==> inputs of run a <==
==> flow/design.v <==
`timescale 1ns/1ps
module ram_single_port(
    input clk,
    input write_en,
    input reset,
    input [6:0] addr,
    input [7:0] data_in,
    output reg [7:0] data_out    
);
integer i;
reg [7:0] memory [63:0];
reg [7:0] temp;
reg [7:0] op_buff;
always@(posedge clk) 
begin
    if (reset == 1'b1)
    begin
        for (i=0;i<64;i=i+1) 
            memory[i] <= 8'h00;
        temp<=8'h00;
    end
    else
    begin
        if (write_en == 1)
        begin
            temp <= data_in;
            memory[addr[5:0]] <= data_in;
        end
        else
        begin
            temp <= memory[addr[5:0]];
            data_out <= memory[addr[5:0]];
        end
    end  
end
endmodule
==> flow/run.sh <==
#!/bin/bash
# the make line also repeats each setting of config.mk as NAME=value (left out here)
make -C /OpenROAD-flow-scripts/flow DESIGN_CONFIG=/design/flow/config.mk WORK_HOME=/design/flow/orfs CLKGATE_MAP_FILE= finish
==> flow/config.mk <==
export PLATFORM = sky130hd
export DESIGN_NAME = ram_single_port
export DESIGN_NICKNAME = ram_single_port
export VERILOG_FILES = /design/flow/design.v
export SDC_FILE = /design/flow/constraint.sdc
export NUM_CORES = 4
export LEC_CHECK = 0
export CAP_MARGIN = 35
export CORE_MARGIN = 2
export CORE_UTILIZATION = 70
export CTS_CLUSTER_DIAMETER = 382
export CTS_CLUSTER_SIZE = 18
export PLACE_DENSITY_LB_ADDON = 0.0
export SETUP_SLACK_MARGIN = 0.79
export SLEW_MARGIN = 20
==> flow/constraint.sdc <==
create_clock -name core_clock -period 2.71 [get_ports {clk}]
set_input_delay 0.5420 -clock core_clock [delete_from_list [all_inputs] [get_ports {clk}]]
set_output_delay 0.5420 -clock core_clock [all_outputs]
set_load 0.01 [all_outputs]
==> run b: changes against run a <==
ABC_AREA = 0   (was unset)
CAP_MARGIN = 25   (was 35)
CELL_PAD_IN_SITES_GLOBAL_PLACEMENT = 0   (was unset)
CORE_UTILIZATION = 72   (was 70)
CTS_CLUSTER_DIAMETER = 394   (was 382)
CTS_CLUSTER_SIZE = unset   (was 18)
MAX_ROUTING_LAYER = met4   (was unset)
MIN_ROUTING_LAYER = met1   (was unset)
PLACE_DENSITY = 0.37   (was unset)
PLACE_DENSITY_LB_ADDON = unset   (was 0.0)
SETUP_SLACK_MARGIN = -0.19   (was 0.79)
SLEW_MARGIN = 10   (was 20)
==> flow/constraint.sdc (replaced) <==
create_clock -name core_clock -period 2.0 [get_ports {clk}]
set_input_delay 0.4000 -clock core_clock [delete_from_list [all_inputs] [get_ports {clk}]]
set_output_delay 0.4000 -clock core_clock [all_outputs]
set_load 0.01 [all_outputs]
==> run c: changes against run a <==
ABC_AREA = 1   (was unset)
CAP_MARGIN = 25   (was 35)
CELL_PAD_IN_SITES_GLOBAL_PLACEMENT = 0   (was unset)
CORE_ASPECT_RATIO = 0.88   (was unset)
CORE_UTILIZATION = 57   (was 70)
CTS_CLUSTER_DIAMETER = 380   (was 382)
CTS_CLUSTER_SIZE = unset   (was 18)
MAX_ROUTING_LAYER = met4   (was unset)
MIN_ROUTING_LAYER = met1   (was unset)
PLACE_DENSITY_LB_ADDON = unset   (was 0.0)
SETUP_SLACK_MARGIN = 0.77   (was 0.79)
SLEW_MARGIN = 10   (was 20)
==> flow/constraint.sdc (replaced) <==
create_clock -name core_clock -period 6.14 [get_ports {clk}]
set_input_delay 1.2280 -clock core_clock [delete_from_list [all_inputs] [get_ports {clk}]]
set_output_delay 1.2280 -clock core_clock [all_outputs]
set_load 0.01 [all_outputs]
==> qor summary <==
|  | run a | run b | run c |
|---|---|---|---|
| Result of the run | complete, no violations | failed layout checks | complete, no violations |
| Reasons for failing layout checks | - | setup timing | - |
| Worst EP required | 3000 ps | 2300 ps | 6400 ps |
| Critical path's largest stage delay | 530 ps | 390 ps | 900 ps |
| Final Setup Violations | 0 | 141 | 0 |
| Number of diodes added for antenna fixing | 1 | 1 | 0 |
| Worst skew pair latency | 550 ps | 600 ps | 610 ps |
| Setup repair bufs after CTS | 18 | 0 | 0 |
| Tool warning count | 30 | 30 | 35 |
| Cts bufs inserted | 34 | 51 | 53 |
| WHS | 571 ps | 466 ps | 829 ps |
| Number of filler instances in the final layout | 1617 | 1626 | 3720 |
| Number of vias per cell | 6.92 | 6.92 | 5.43 |
| Post-synthesis compound-gate area fraction | 8.60% | 8.60% | 0.295% |
| Fraction of the core area covered by cells at the end of the flow | 85.6% | 86.0% | 63.0% |
| Post-Layout Inst Area | 29400 um^2 | 28700 um^2 | 26900 um^2 |
